== run 1 ==
Design adc_3008, start of the top module:
module adc_3008(clk, rst, cs, mosi, sck, miso, start, seg0, seg1, seg2, seg3, seg4, seg5);
clock: 10.1 ns
lec_check: 0
abc_area: 1
cap_margin: 20
core_margin: 2
core_utilization: 72
cts_cluster_size: 15
gpl_routability_driven: 0
max_routing_layer: met4
place_density_lb_addon: 0.01
setup_slack_margin: 0.65
slew_margin: 20
run.sh (not shown) runs the stock make flow with config.mk's settings and CLKGATE_MAP_FILE=.
To summarise run 1: no stage aborted, but the layout did not pass its checks, failing on negative setup slack.
For run 2, these inputs were changed with respect to run 1:
- ABC_AREA removed (was 1)
- GPL_ROUTABILITY_DRIVEN removed (was 0)
- PLACE_DENSITY_LB_ADDON removed (was 0.01)
- SETUP_SLACK_MARGIN removed (was 0.65)
- MAX_ROUTING_LAYER removed (was met4)
- CORE_UTILIZATION changed from 72 to 9
- CTS_CLUSTER_SIZE removed (was 15)
- the clock period (ns, I/O delays scaled along) changed from 10.1 to 31.8
Results
Run 2 completed; timing, DRC and antenna clean. Diff run 2..run 1 | adder-cell area share of the yosys netlist | negligible. Minimum setup slack in the final design is higher on run 2. Run 1 was routed with more vias than run 2.
Input changes introduced in run 3 (baseline for comparison: run 2):
- CTS_CLUSTER_SIZE: unset -> 15
- CORE_UTILIZATION: 9 -> 56
- the clock period (ns, I/O delays scaled along): 31.8 -> 9.4
Results
- Although run 3 finished all stages, its layout failed final checks on negative setup slack.
- Run 2 completed every stage of the flow, and the final layout passed the timing, design-rule and antenna checks.
- The final reports for run 3 and run 2 show non-clock buffer count higher in the former.
- Of run 2 and run 3, the run reporting the lower critical path depth was run 2.
- Area growth from synthesis to layout in run 3 is 9.8 points above run 2.
- Part of the total power dissipated in the clock network, run 2 and run 3: smaller value in run 3
- Compared to run 2, the routing of run 3 uses more wire.
- Against run 2, die area in run 3 fell by more than half.
Edits applied to the flow inputs when going from run 3 to run 4:
- CTS_CLUSTER_SIZE no longer set, was 15
- CORE_UTILIZATION now 40, was 56
- the clock period (ns, I/O delays scaled along) now 12.6, was 9.4
Notes after the runs:
Of run 3 and run 4, only run 4 finishes the flow clean.
From the logs: run 3 reached the end of the flow and failed the layout checks with negative setup slack.
First-iteration DRC count (higher): run 3
Between run 3 and run 4, the flow reports number of cells on the worst reg-to-reg path decreasing by a little under 10%.
Vias: run 4 fewer than run 3
As far as post-detailed-route DRC marker count goes, run 4 and run 3 are indistinguishable; the numbers are identical.
Inputs modified between run 4 and run 5:
- changing CORE_UTILIZATION from 40 to 36
Findings:
Run 5 closes out successfully: all stages finished, all timing, DRC and antenna checks passed.
Comparing total met3 wirelength after detailed routing for run 5 and run 4, the bigger number came from run 4.
Relative to run 4, run 5 improves clock period minus worst slack.

========
== east ==
The RTL this note starts from:
==> flow/design.v <==
module seven_seg(en,in,seg);
input [3:0] in;
input en;
output [7:0] seg;
reg [7:0] seg;
always@(en or in)
begin
 if (!en) seg=8'b11111111;
 else case(in)
 4'd0: seg=8'b11000000;
 4'd1: seg=8'b11111001;
 4'd2: seg=8'b10100100;
 4'd3: seg=8'b10110000;
 4'd4: seg=8'b10011001;
 4'd5: seg=8'b10010010;
 4'd6: seg=8'b10000010;
 4'd7: seg=8'b11011000;
 4'd8: seg=8'b10000000;
 4'd9: seg=8'b10010000;
 default: seg=8'b11111111;
 endcase
 end
 endmodule 
module seven_seg_dot (en,in,seg);
input [3:0] in;
input en;
output [7:0] seg;
reg [7:0] seg;
always@(en or in)
begin
 if (!en) seg=8'b11111111;
 else case(in)
 4'd0: seg=8'b01000000;
 4'd1: seg=8'b01111001;
 4'd2: seg=8'b00100100;
 4'd3: seg=8'b00110000;
 4'd4: seg=8'b00011001;
 4'd5: seg=8'b00010010;
 4'd6: seg=8'b00000010;
 4'd7: seg=8'b01011000;
 4'd8: seg=8'b00000000;
 4'd9: seg=8'b00010000;
 default: seg=8'b11111111;
 endcase
 end
 endmodule 
module bcd_8421 (clk, rst, data, unit, ten, hun, thou, ten_thou, hun_thou);
input clk, rst;
input [19:0] data;
output [3:0] unit, ten, hun, thou, ten_thou, hun_thou;
reg [5:0]  cnt_shift;
reg [43:0] data_shift;  
reg        shift_sig;
reg [3:0]  unit, ten, hun, thou, ten_thou, hun_thou;
always@(posedge clk or posedge rst)
if (rst)
cnt_shift <= 5'd0;
else if (cnt_shift == 5'd21 && shift_sig == 1'b0)
cnt_shift <= 5'd0;
else if (shift_sig == 1'b0)
cnt_shift <= cnt_shift +1'b1;
else 
cnt_shift <= cnt_shift;
always@(posedge clk or posedge rst)
if (rst)
data_shift <= 44'b0;
else if (cnt_shift == 5'd0 && shift_sig == 1'b0)
data_shift <= {24'd0, data};
else if ((cnt_shift <= 5'd20) && (shift_sig == 1'b1))
begin
data_shift[23:20] <= (data_shift[23:20] > 4'b0100)?(data_shift[23:20] + 4'b0011):(data_shift[23:20]);
data_shift[27:24] <= (data_shift[27:24] > 4'b0100)?(data_shift[27:24] + 4'b0011):(data_shift[27:24]);
data_shift[31:28] <= (data_shift[31:28] > 4'b0100)?(data_shift[31:28] + 4'b0011):(data_shift[31:28]);
data_shift[35:32] <= (data_shift[35:32] > 4'b0100)?(data_shift[35:32] + 4'b0011):(data_shift[35:32]);
data_shift[39:36] <= (data_shift[39:36] > 4'b0100)?(data_shift[39:36] + 4'b0011):(data_shift[39:36]);
data_shift[43:40] <= (data_shift[43:40] > 4'b0100)?(data_shift[43:40] + 4'b0011):(data_shift[43:40]);
end
else if ((cnt_shift <= 5'd20) && (shift_sig == 1'b0))
data_shift <= data_shift << 1;
else 
data_shift <= data_shift;
always@(posedge clk or posedge rst)
if(rst == 1'b1)
shift_sig <= 1'b1;
else 
shift_sig <= ~shift_sig;
always@(posedge clk or posedge rst)
if(rst)
begin
unit <= 4'd0;
ten  <= 4'd0;
hun  <= 4'd0;
thou <= 4'd0;
ten_thou <= 4'd0;
hun_thou <= 4'd0;
end
else if (cnt_shift == 5'd21)
begin
 unit  <= data_shift[23:20];
 ten   <= data_shift[27:24];
 hun   <= data_shift[31:28];
 thou  <= data_shift[35:32];
 ten_thou <= data_shift[39:36];
 hun_thou <= data_shift[43:40];
 end
 endmodule
module adc_3008(clk, rst, cs, mosi, sck, miso, start, seg0, seg1, seg2, seg3, seg4, seg5); 
input clk, rst;
input miso;
input start;
output reg cs;
output reg mosi, sck;
output [7:0] seg0, seg1, seg2, seg3, seg4, seg5;
reg [2:0] state;     
reg [7:0] cnt_clk;   
reg [4:0] cnt_sck;   
reg [3:0] cnt_bit;   
reg [2:0] cnt_byte; 
reg rd_sig;          
reg [10:0] data_reg; 
reg [9:0] data_out;  
reg send_data_sig;   
reg [31:0] cnt;      
reg start_sig;       
wire [3:0] unit;
wire [3:0] ten; 
wire [3:0] hun; 
wire [3:0] thou; 
wire [3:0] ten_thou;
wire [3:0] hun_thou;
wire [19:0] data_bcd;
wire [19:0] data_bcd_vol;
assign data_bcd = {10'b0, data_out};
assign data_bcd_vol = (data_bcd*20'd479)/20'd1023;
parameter [2:0] INTIAL = 3'd0,
                WAIT_START = 3'd1,
                WRITE = 3'd2,
		READ = 3'd3,
		WAIT_END = 3'd4,
		END = 3'd5;
parameter WR_IN = 11'b000001_10010;
parameter cnt_clk_max = 8'd219;
parameter cnt_max = 32'd1_999;
always@(posedge clk or posedge rst)
if (rst)
cnt <= 32'd0;
else if (cnt == cnt_max)
cnt <= 32'd0;
else if (start == 1'b1)
cnt <= cnt + 1'b1;
always@(posedge clk or posedge rst)
if (rst)
start_sig <= 1'b0;
else if (start == 1'b1 && cnt == cnt_max)  
start_sig <= 1'b1;
else 
start_sig <= 1'b0;
always@(posedge clk or posedge rst)
if (rst)
state <= INTIAL;
else 
case(state)
INTIAL: if (start_sig == 1'b1)
        state <= WAIT_START;
		  else 
		  state <= INTIAL;
WAIT_START: if (cnt_byte == 3'd0 && cnt_clk == cnt_clk_max)
            state <= WRITE;
            else 
            state <= WAIT_START;			
WRITE: if (cnt_byte == 3'd1 && cnt_clk == cnt_clk_max)
       state <= READ;
	   else 
	   state <= WRITE;
READ: if (cnt_byte == 3'd2 && cnt_clk == cnt_clk_max)
      state <= WAIT_END;
      else 
      state <= READ;	  
WAIT_END: if (cnt_byte == 3'd3 && cnt_clk == cnt_clk_max)
          state <= END;
		    else 
		    state <= WAIT_END;
END: if (cnt_byte == 3'd4 && cnt_clk == cnt_clk_max)
     state <= INTIAL;
     else 
     state <= END;
default: state <= INTIAL;
endcase
always@(posedge clk or posedge rst)
if (rst)
cnt_clk <= 8'd0;
else if (state == INTIAL)
cnt_clk <= 8'd0;
else if (cnt_clk == cnt_clk_max) 
cnt_clk <= 8'd0;
else if (state != INTIAL)
cnt_clk <= cnt_clk + 1'b1;
always@(posedge clk or posedge rst)
if (rst)
cnt_byte <= 3'd0;
else if (cnt_byte == 3'd4 && cnt_clk == cnt_clk_max)
cnt_byte <= 3'd0;
else if (cnt_clk == cnt_clk_max)
cnt_byte <= cnt_byte + 1'b1;
always@(posedge clk or posedge rst)
if (rst)
cnt_sck <= 5'd0;
else if (state == WRITE && cnt_byte == 3'd1 && cnt_sck == 5'd19)
cnt_sck <= 5'd0;
else if (state ==READ && cnt_byte == 3'd2 && cnt_sck == 5'd19)
cnt_sck <= 5'd0;
else if (state == WRITE && cnt_byte == 3'd1)
cnt_sck <= cnt_sck + 1'b1;
else if (state ==READ && cnt_byte == 3'd2)
cnt_sck <= cnt_sck + 1'b1;
else 
cnt_sck <= 1'b0;
always@(posedge clk or posedge rst)
if (rst)
sck <= 1'b0;
else if (cnt_sck == 5'd0 && cnt_byte == 3'd3)
sck <= 1'b0;
else if (cnt_sck == 5'd0 && cnt_byte == 3'd1 && cnt_bit >= 4'd5)
sck <= 1'b0;
else if (cnt_sck == 5'd10 && cnt_byte == 3'd1 && cnt_bit >= 4'd5)
sck <= 1'b1;
else if (cnt_sck == 5'd0 && cnt_byte == 3'd2)
sck <= 1'b0;
else if (cnt_sck == 5'd10 && cnt_byte == 3'd2)
sck <= 1'b1;
else 
sck <= sck;
always@(posedge clk or posedge rst)
if (rst)
cnt_bit <= 4'd0;
else if (cnt_bit == 4'd10 && cnt_sck == 5'd10)
cnt_bit <= 4'd0;
else if (cnt_sck == 5'd10)
cnt_bit <= cnt_bit + 1'b1;
always@(posedge clk or posedge rst)
if (rst)
cs <= 1'b1;
else if (start_sig == 1'b1)
cs <= 1'b0;
else if (cnt_byte == 3'd3 && cnt_clk == cnt_clk_max && state == WAIT_END)
cs <= 1'b1;
always@(posedge clk or posedge rst)
if (rst)
mosi <= 1'b0;
else if (state == WRITE && cnt_byte == 4'd1 && cnt_sck == 5'd0)
mosi <= WR_IN[10-cnt_bit];
else if (state != WRITE)
mosi <= 1'b0;
always@(posedge clk or posedge rst)
if (rst)
rd_sig <= 1'b0;
else if (state == READ && cnt_byte == 4'd2 && cnt_sck == 5'd9)
rd_sig <= 1'b1;
else 
rd_sig <= 1'b0;
always@(posedge clk or posedge rst)
if (rst)
data_reg <= 11'd0;
else if (rd_sig == 1'b1)
data_reg <= {data_reg[9:0], miso};
always@(posedge clk or posedge rst)
if (rst)
send_data_sig <= 1'b0;
else if (cnt_byte == 4'd2 && cnt_clk == cnt_clk_max)
send_data_sig <= 1'b1;
else 
send_data_sig <= 1'b0;
always@(posedge clk or posedge rst)
if (rst)
data_out <= 10'd0;
else if (send_data_sig == 1'b1)
data_out <= data_reg[9:0];
else 
data_out <= data_out;
bcd_8421 bcd_8421_inst(
.clk(clk), 
.rst(rst), 
.data(data_bcd_vol), 
.unit(unit), 
.ten(ten), 
.hun(hun), 
.thou(thou), 
.ten_thou(ten_thou), 
.hun_thou(hun_thou)
);
seven_seg s0(
.en(1'b1),
.in(unit), 
.seg(seg0));
seven_seg s1(
.en(1'b1),
.in(ten), 
.seg(seg1));
seven_seg_dot s2(
.en(1'b1),
.in(hun), 
.seg(seg2));
seven_seg s3(
.en(1'b1),
.in(thou), 
.seg(seg3));
seven_seg s4(
.en(1'b1),
.in(ten_thou), 
.seg(seg4));
seven_seg s5(
.en(1'b1),
.in(hun_thou), 
.seg(seg5));
endmodule
Settings: LEC_CHECK=0, CAP_MARGIN=20, CORE_MARGIN=2, CORE_UTILIZATION=66, SLEW_MARGIN=20; clock period 9.05 ns.
Final checks on east, whose flow otherwise completed, came back failing, citing negative setup slack.
Input changes introduced in west (baseline for comparison: east):
- changing CORE_UTILIZATION from 66 to 71
- setting ABC_AREA to 1 for the first time
- changing the clock period (ns, I/O delays scaled along) from 9.05 to 31.8
When west is set beside east, its worst path required time turns out to be 22.76 ns larger. The higher slack of the worst reg-to-reg path came out of west. | total power draw | west vs east | about 70% lower |. Across both runs, wire length was lower for west than for east. Hold slack | west below east. west: PASS, flow complete, no timing, DRC or antenna violations.
Power and IR drop assume default switching activity.
